garnet:
==> flow/design.v <==
`timescale 1us / 1ps
module ARTAU(
    input radar_echo,
    input scan_for_target,
    input [31:0] jet_speed,
    input [31:0] max_safe_distance,
    input RST,
    input CLK,
    output reg radar_pulse_trigger,
    output reg [31:0] distance_to_target,
    output reg threat_detected,
    output reg [1:0] ARTAU_state
);
reg [31:0] distance1;   
reg [31:0] distance2;   
reg [11:0] elapsed_time;   
reg have_prev;          
parameter c0 = 300000000;   
parameter radar_pulse_duration = 300;   
parameter max_listen_time = 2000;   
parameter assess_timeout = 3000;   
wire [40:0] echo_product = c0 * elapsed_time;
wire [40:0] echo_distance = echo_product / 2000;
wire [11:0] elapsed_ms = elapsed_time / 1000;
wire [44:0] predicted_distance = distance2 + jet_speed * elapsed_ms;
always @(posedge CLK or posedge RST) begin
    if (RST) begin
        ARTAU_state <= 2'b00;   
        radar_pulse_trigger <= 0;
        distance_to_target <= 0;
        threat_detected <= 0;
        distance1 <= 0;
        elapsed_time <= 0;
        have_prev <= 0;
    end else begin
        case (ARTAU_state)
            2'b00:   
                if (scan_for_target) begin
                    radar_pulse_trigger <= 1;
                    ARTAU_state <= 2'b01;   
                end
            2'b01:   
                if (elapsed_time < radar_pulse_duration) begin
                    radar_pulse_trigger <= 1;
                    elapsed_time <= elapsed_time + 100;   
                end else begin
                    radar_pulse_trigger <= 0;
                    elapsed_time <= 0;
                    ARTAU_state <= 2'b10;   
                end
            2'b10:   
                if (elapsed_time < max_listen_time) begin
                    if (radar_echo) begin
                        distance1 <= distance2;
                        distance2 <= echo_distance[31:0];
                        elapsed_time <= 0;
                        if (have_prev) begin
                            ARTAU_state <= 2'b11;   
                        end else begin
                            have_prev <= 1;
                            radar_pulse_trigger <= 1;
                            ARTAU_state <= 2'b01;   
                        end
                    end else begin
                        elapsed_time <= elapsed_time + 100;
                    end
                end else begin
                    ARTAU_state <= 2'b00;
                    radar_pulse_trigger <= 0;
                    distance_to_target <= 0;
                    threat_detected <= 0;
                    elapsed_time <= 0;
                    have_prev <= 0;
                end
            2'b11:   
                if (elapsed_time < assess_timeout) begin
                    distance_to_target <= distance2;
                    threat_detected <= (predicted_distance < distance1) && distance2 < max_safe_distance;
                    if (scan_for_target) begin
                        radar_pulse_trigger <= 1;
                        elapsed_time <= 0;
                        ARTAU_state <= 2'b01;   
                    end else begin
                        elapsed_time <= elapsed_time + 100;
                    end
                end else begin
                    ARTAU_state <= 2'b00;
                    radar_pulse_trigger <= 0;
                    distance_to_target <= 0;
                    threat_detected <= 0;
                    elapsed_time <= 0;
                    have_prev <= 0;
                end
        endcase
    end
end
endmodule
module ECSU(
    input CLK,
    input RST,
    input thunderstorm,
    input [5:0] wind,
    input [1:0] visibility,
    input signed [7:0] temperature,
    output reg severe_weather,
    output reg emergency_landing_alert,
    output reg [1:0] ECSU_state
);
    parameter ALL_CLEAR = 2'b00;
    parameter CAUTION = 2'b01;
    parameter HIGH_ALERT = 2'b10;
    parameter EMERGENCY = 2'b11;
    reg [1:0] current_state, next_state;
    always @(posedge CLK or posedge RST) begin
        if (RST) begin
            current_state <= ALL_CLEAR;
        end else begin
            current_state <= next_state;
        end
    end
    always @(*) begin
        severe_weather = (current_state == HIGH_ALERT) || (current_state == EMERGENCY);
        emergency_landing_alert = (current_state == EMERGENCY);
        ECSU_state = current_state;
    end
    always @(*) begin
        next_state = current_state;
        case (current_state)
            ALL_CLEAR: begin
                if (wind >= 11 && wind <= 15)  
                    next_state = CAUTION;
                else if (visibility == 2'b01)  
                    next_state = CAUTION;
                else if (thunderstorm || wind > 15 || temperature > 35 || temperature < -35 || visibility == 2'b11) begin
                    next_state = HIGH_ALERT;
                end
            end
            CAUTION: begin
                if (wind <= 10 && visibility == 2'b00)  
                    next_state = ALL_CLEAR;
                else if (thunderstorm || wind > 15 || temperature > 35 || temperature < -35 || visibility == 2'b11) begin
                    next_state = HIGH_ALERT;
                end
            end
            HIGH_ALERT: begin
                if (temperature < -40 || temperature > 40 || wind > 20) begin
                    next_state = EMERGENCY;
                end else if (!thunderstorm && wind <= 10 && temperature >= -35 && temperature <= 35 && visibility != 2'b11) begin
                    next_state = CAUTION;
                end
            end
            EMERGENCY: begin
            end
        endcase
    end
endmodule
`timescale 1us / 1ps
module ICMS(
    input CLK,
    input RST,
    input radar_echo,
    input scan_for_target,
    input [31:0] jet_speed,
    input [31:0] max_safe_distance,
    input [5:0] wind,
    input thunderstorm,
    input [1:0] visibility,
    input signed [7:0] temperature,
    output radar_pulse_trigger,
    output [31:0] distance_to_target,
    output safe_to_engage,
    output threat_detected,
    output emergency_landing_alert,
    output [1:0] ECSU_state,  
    output [1:0] ARTAU_state
);
   wire severe_weather;
   ARTAU artau_inst (
       .radar_echo(radar_echo),
       .scan_for_target(scan_for_target),
       .jet_speed(jet_speed),
       .max_safe_distance(max_safe_distance),
       .RST(RST),
       .CLK(CLK),
       .radar_pulse_trigger(radar_pulse_trigger),
       .distance_to_target(distance_to_target),
       .threat_detected(threat_detected),
       .ARTAU_state(ARTAU_state)
   );
   ECSU ecsu_inst (
       .CLK(CLK),
       .RST(RST),
       .thunderstorm(thunderstorm),
       .wind(wind),
       .visibility(visibility),
       .temperature(temperature),
       .severe_weather(severe_weather),
       .emergency_landing_alert(emergency_landing_alert),
       .ECSU_state(ECSU_state)
   );
   assign safe_to_engage = (threat_detected) && (!severe_weather);
endmodule
==> flow/config.mk <==
export PLATFORM = sky130hd
export DESIGN_NAME = ICMS
export DESIGN_NICKNAME = ICMS
export VERILOG_FILES = /design/flow/design.v
export SDC_FILE = /design/flow/constraint.sdc
export NUM_CORES = 4
export LEC_CHECK = 0
export ABC_AREA = 1
export CAP_MARGIN = 20
export CORE_MARGIN = 2
export CORE_UTILIZATION = 72
export CTS_CLUSTER_DIAMETER = 397
export CTS_CLUSTER_SIZE = 70
export PLACE_DENSITY = 0.35
export SETUP_SLACK_MARGIN = 3.0
export SLEW_MARGIN = 20
==> flow/constraint.sdc <==
create_clock -name core_clock -period 11.6 [get_ports {CLK}]
set_input_delay 2.3200 -clock core_clock [delete_from_list [all_inputs] [get_ports {CLK}]]
set_output_delay 2.3200 -clock core_clock [all_outputs]
set_load 0.01 [all_outputs]
run.sh (not shown) runs the stock make flow with config.mk's settings and CLKGATE_MAP_FILE=.
garnet is listed as incomplete: the tool reported an error in clock tree synthesis (4_1_cts) and the run ended there.
The following lists how juniper was set up differently from garnet:
- SETUP_SLACK_MARGIN: 3.0 -> unset
- CTS_CLUSTER_DIAMETER: 397 -> unset
- ABC_AREA: 1 -> unset
- CORE_UTILIZATION: 72 -> 58
- PLACE_DENSITY: 0.35 -> unset
- CTS_CLUSTER_SIZE: 70 -> unset
- the clock period (ns, I/O delays scaled along): 11.6 -> 24.4
==> comparison <==
- juniper: flow complete, layout not clean; failing: negative setup slack
- juniper vs garnet — overall chip area rose 29%.
- Delta (juniper minus garnet): vertical die dimension went up by 13%, area of the synthesized netlist per yosys stat went up by 1000 um2, post-synthesis share of cell area spent on xor and xnor gates went up by 0.97 points, placed wire-length estimate after detailed placement went up by 4700 um.
- Relative to garnet, the synthesized cell count measured on juniper has decreased by more than 10%.
- Side by side, adder-cell area share of the yosys netlist turned out lower in juniper than in garnet.
> inputs changed (juniper -> nickel)
- setting CTS_CLUSTER_SIZE to 40 for the first time
- changing CORE_UTILIZATION from 58 to 72
- setting PLACE_DENSITY_LB_ADDON to 0.26 for the first time
==> comparison <==
- The remaining runs in nickel and juniper completed every stage, whereas nickel halted early.
- clock tree synthesis (4_1_cts): nickel exited with error
- [flow] juniper | stages: complete | final checks: fail | reason: negative setup slack
- In the tables for nickel and juniper, die outline height reads higher with juniper.
- Delta (nickel minus juniper): sequential cell area fraction in the yosys report closely matched the old numbers; die area fell 19%; compound-cell area share of the yosys netlist neither gained nor lost much; initial core utilization increased 15 points; async set or reset register ratio after synthesis neither gained nor lost much.
- Summary of the comparison: horizontal extent of the die is lower in nickel, relative to juniper.
- nickel — final RePlAce weighted congestion 12% higher, juniper as reference
- For the detailed-placement wirelength estimate, nickel came in about 40% higher than juniper did.

---

Starts from the design.v that is shown in full above.
export LEC_CHECK = 0
export ABC_AREA = 0
export CAP_MARGIN = 20
export CELL_PAD_IN_SITES_GLOBAL_PLACEMENT = 1
export CORE_ASPECT_RATIO = 0.5
export CORE_MARGIN = 2
export CORE_UTILIZATION = 63
export CTS_CLUSTER_DIAMETER = 208
export CTS_CLUSTER_SIZE = 99
export GPL_ROUTABILITY_DRIVEN = 0
export SETUP_SLACK_MARGIN = -2.0
export SLEW_MARGIN = 20
export TNS_END_PERCENT = 10
create_clock -name core_clock -period 30.0 [get_ports {CLK}]
The baseline ran to the end with violations: negative setup slack.
Then changed:
- ABC_AREA: 0 -> default
- CELL_PAD_IN_SITES_GLOBAL_PLACEMENT: 1 -> 3
- CORE_ASPECT_RATIO: 0.5 -> 1.54
- CORE_UTILIZATION: 63 -> 40
- CTS_CLUSTER_DIAMETER: 208 -> 171
- CTS_CLUSTER_SIZE: 99 -> default
- HOLD_SLACK_MARGIN: default -> -0.05
- SETUP_SLACK_MARGIN: -2.0 -> 4.19
- TNS_END_PERCENT: 10 -> default
This time the run finished clean.
Die size grows by well over a third.
Synthesized area is unchanged.
Worst setup slack gains 3900 ps.
Then changed:
- CELL_PAD_IN_SITES_GLOBAL_PLACEMENT: 3 -> default
- CORE_ASPECT_RATIO: 1.54 -> default
- CORE_UTILIZATION: 40 -> 56
- CTS_CLUSTER_DIAMETER: 171 -> default
- GPL_ROUTABILITY_DRIVEN: 0 -> default
- HOLD_SLACK_MARGIN: -0.05 -> default
- SETUP_SLACK_MARGIN: 4.19 -> default
- clock period: 30.0 -> 23.5 ns (I/O delays scaled with it)
Now the flow finished but failed the layout checks on negative setup slack.
Synthesized area stays the same.
Routed wire length came out higher by 13%.
Clock skew hardly moves.
Then changed:
- CORE_UTILIZATION: 56 -> 71
- clock period: 23.5 -> 29.0 ns (I/O delays scaled with it)
Effect: The changed run completed with no timing, DRC or antenna violations. Clock-buffer cell count is higher by 3. Setup slack improves by 3500 ps. Synthesized area is unchanged. Wire length shrinks by 16%.

---

== exp/cedar ==
Starts from the design.v that is shown in full above.
clock: 30.0 ns
lec_check: 0
cap_margin: 20
cell_pad_in_sites_global_placement: 0
core_aspect_ratio: 1.13
core_margin: 2
core_utilization: 44
cts_cluster_diameter: 171
cts_cluster_size: 73
gpl_routability_driven: 0
gpl_timing_driven: 0
hold_slack_margin: 0.04
max_routing_layer: met4
setup_slack_margin: -2.0
slew_margin: 5
Complete run, failing final checks: exp/cedar, reason negative setup slack.
Setup changes, exp/cedar to exp/zinc
# exp/cedar
export LEC_CHECK = 0
export CAP_MARGIN = 20
export CELL_PAD_IN_SITES_GLOBAL_PLACEMENT = 0
export CORE_ASPECT_RATIO = 1.13
export CORE_MARGIN = 2
export CORE_UTILIZATION = 44
export CTS_CLUSTER_DIAMETER = 171
export CTS_CLUSTER_SIZE = 73
export GPL_ROUTABILITY_DRIVEN = 0
export GPL_TIMING_DRIVEN = 0
export HOLD_SLACK_MARGIN = 0.04
export MAX_ROUTING_LAYER = met4
export SETUP_SLACK_MARGIN = -2.0
export SLEW_MARGIN = 5
create_clock -name core_clock -period 30.0 [get_ports {CLK}]
# exp/zinc
export LEC_CHECK = 0
export CAP_MARGIN = 20
export CELL_PAD_IN_SITES_GLOBAL_PLACEMENT = 0
export CORE_ASPECT_RATIO = 1.54
export CORE_MARGIN = 2
export CORE_UTILIZATION = 51
export CTS_CLUSTER_DIAMETER = 171
export GPL_ROUTABILITY_DRIVEN = 1
export GPL_TIMING_DRIVEN = 0
export HOLD_SLACK_MARGIN = -0.05
export MAX_ROUTING_LAYER = met4
export SETUP_SLACK_MARGIN = 4.19
export SLEW_MARGIN = 5
create_clock -name core_clock -period 30.0 [get_ports {CLK}]
Results
exp/zinc went all the way through the flow, and no timing, DRC or antenna check failed.
When the final numbers for exp/cedar and exp/zinc were put side by side, the initial antenna violation count turned out to be greater in exp/cedar.
Edits applied to the flow inputs when going from exp/zinc to exp/onyx:
# exp/zinc
export LEC_CHECK = 0
export CAP_MARGIN = 20
export CELL_PAD_IN_SITES_GLOBAL_PLACEMENT = 0
export CORE_ASPECT_RATIO = 1.54
export CORE_MARGIN = 2
export CORE_UTILIZATION = 51
export CTS_CLUSTER_DIAMETER = 171
export GPL_ROUTABILITY_DRIVEN = 1
export GPL_TIMING_DRIVEN = 0
export HOLD_SLACK_MARGIN = -0.05
export MAX_ROUTING_LAYER = met4
export SETUP_SLACK_MARGIN = 4.19
export SLEW_MARGIN = 5
create_clock -name core_clock -period 30.0 [get_ports {CLK}]
# exp/onyx
export LEC_CHECK = 0
export ABC_AREA = 1
export CAP_MARGIN = 20
export CELL_PAD_IN_SITES_GLOBAL_PLACEMENT = 1
export CORE_ASPECT_RATIO = 0.5
export CORE_MARGIN = 2
export CORE_UTILIZATION = 19
export CTS_CLUSTER_DIAMETER = 211
export CTS_CLUSTER_SIZE = 99
export SLEW_MARGIN = 20
create_clock -name core_clock -period 30.0 [get_ports {CLK}]
--- outcome ---
Side by side, total die size turned out higher in exp/onyx than in exp/zinc.
The highest routed metal layer comes out met5 in one run and met4 in the other, namely in exp/onyx and exp/zinc respectively.
Going from exp/zinc to exp/onyx, core outline area grows by about 160%.
Delta(share of the clock period used by the worst path, exp/onyx - exp/zinc) < 0
Sort exp/onyx and exp/zinc by flip-flop and latch share of the layout cell area desc -> top: exp/onyx
Final cell count without fillers sits higher in exp/onyx than in exp/zinc.
Compared with exp/zinc, the detailed router inserted fewer vias in exp/onyx.
Post-synthesis chip area from yosys: exp/onyx and exp/zinc compared, higher one is exp/zinc
The run with more setup slack is exp/onyx; exp/zinc has less.
## Diff of input files: exp/quartz against exp/onyx
# exp/onyx
export LEC_CHECK = 0
export ABC_AREA = 1
export CAP_MARGIN = 20
export CELL_PAD_IN_SITES_GLOBAL_PLACEMENT = 1
export CORE_ASPECT_RATIO = 0.5
export CORE_MARGIN = 2
export CORE_UTILIZATION = 19
export CTS_CLUSTER_DIAMETER = 211
export CTS_CLUSTER_SIZE = 99
export SLEW_MARGIN = 20
create_clock -name core_clock -period 30.0 [get_ports {CLK}]
# exp/quartz
export LEC_CHECK = 0
export ABC_AREA = 0
export CAP_MARGIN = 20
export CELL_PAD_IN_SITES_GLOBAL_PLACEMENT = 1
export CORE_ASPECT_RATIO = 0.5
export CORE_MARGIN = 2
export CORE_UTILIZATION = 63
export CTS_CLUSTER_DIAMETER = 358
export CTS_CLUSTER_SIZE = 99
export GPL_ROUTABILITY_DRIVEN = 0
export SETUP_SLACK_MARGIN = -2.0
export SLEW_MARGIN = 20
export TNS_END_PERCENT = 10
create_clock -name core_clock -period 30.0 [get_ports {CLK}]
Notes after the runs:
Compared with exp/onyx, in exp/quartz wire length of the first global-routing pass increased by 1.3% relative to the old numbers; fmax decreased 20%; starting density of the core +44 points; met2 layer wire length in the routed design went down 1.3%.
Higher final hold slack among exp/quartz and exp/onyx: exp/quartz
Changes observed in exp/quartz relative to exp/onyx: number of antenna violations at the first check in global routing went down 2, largest net degree at the start of global routing went down 18, number of cells upsized or downsized after cts held, placed cell area went down 440 um^2, area share of and/or/nand/nor cells after synthesis went down 18 points.
STATUS run=exp/quartz STAGES=ALL_DONE FINAL_CHECKS=FAILED CAUSE=negative setup slack
exp/onyx was carried through to the last stage, and its layout satisfied the timing, design-rule and antenna checks.
exp/quartz reports a lower tap cell count than exp/onyx does.
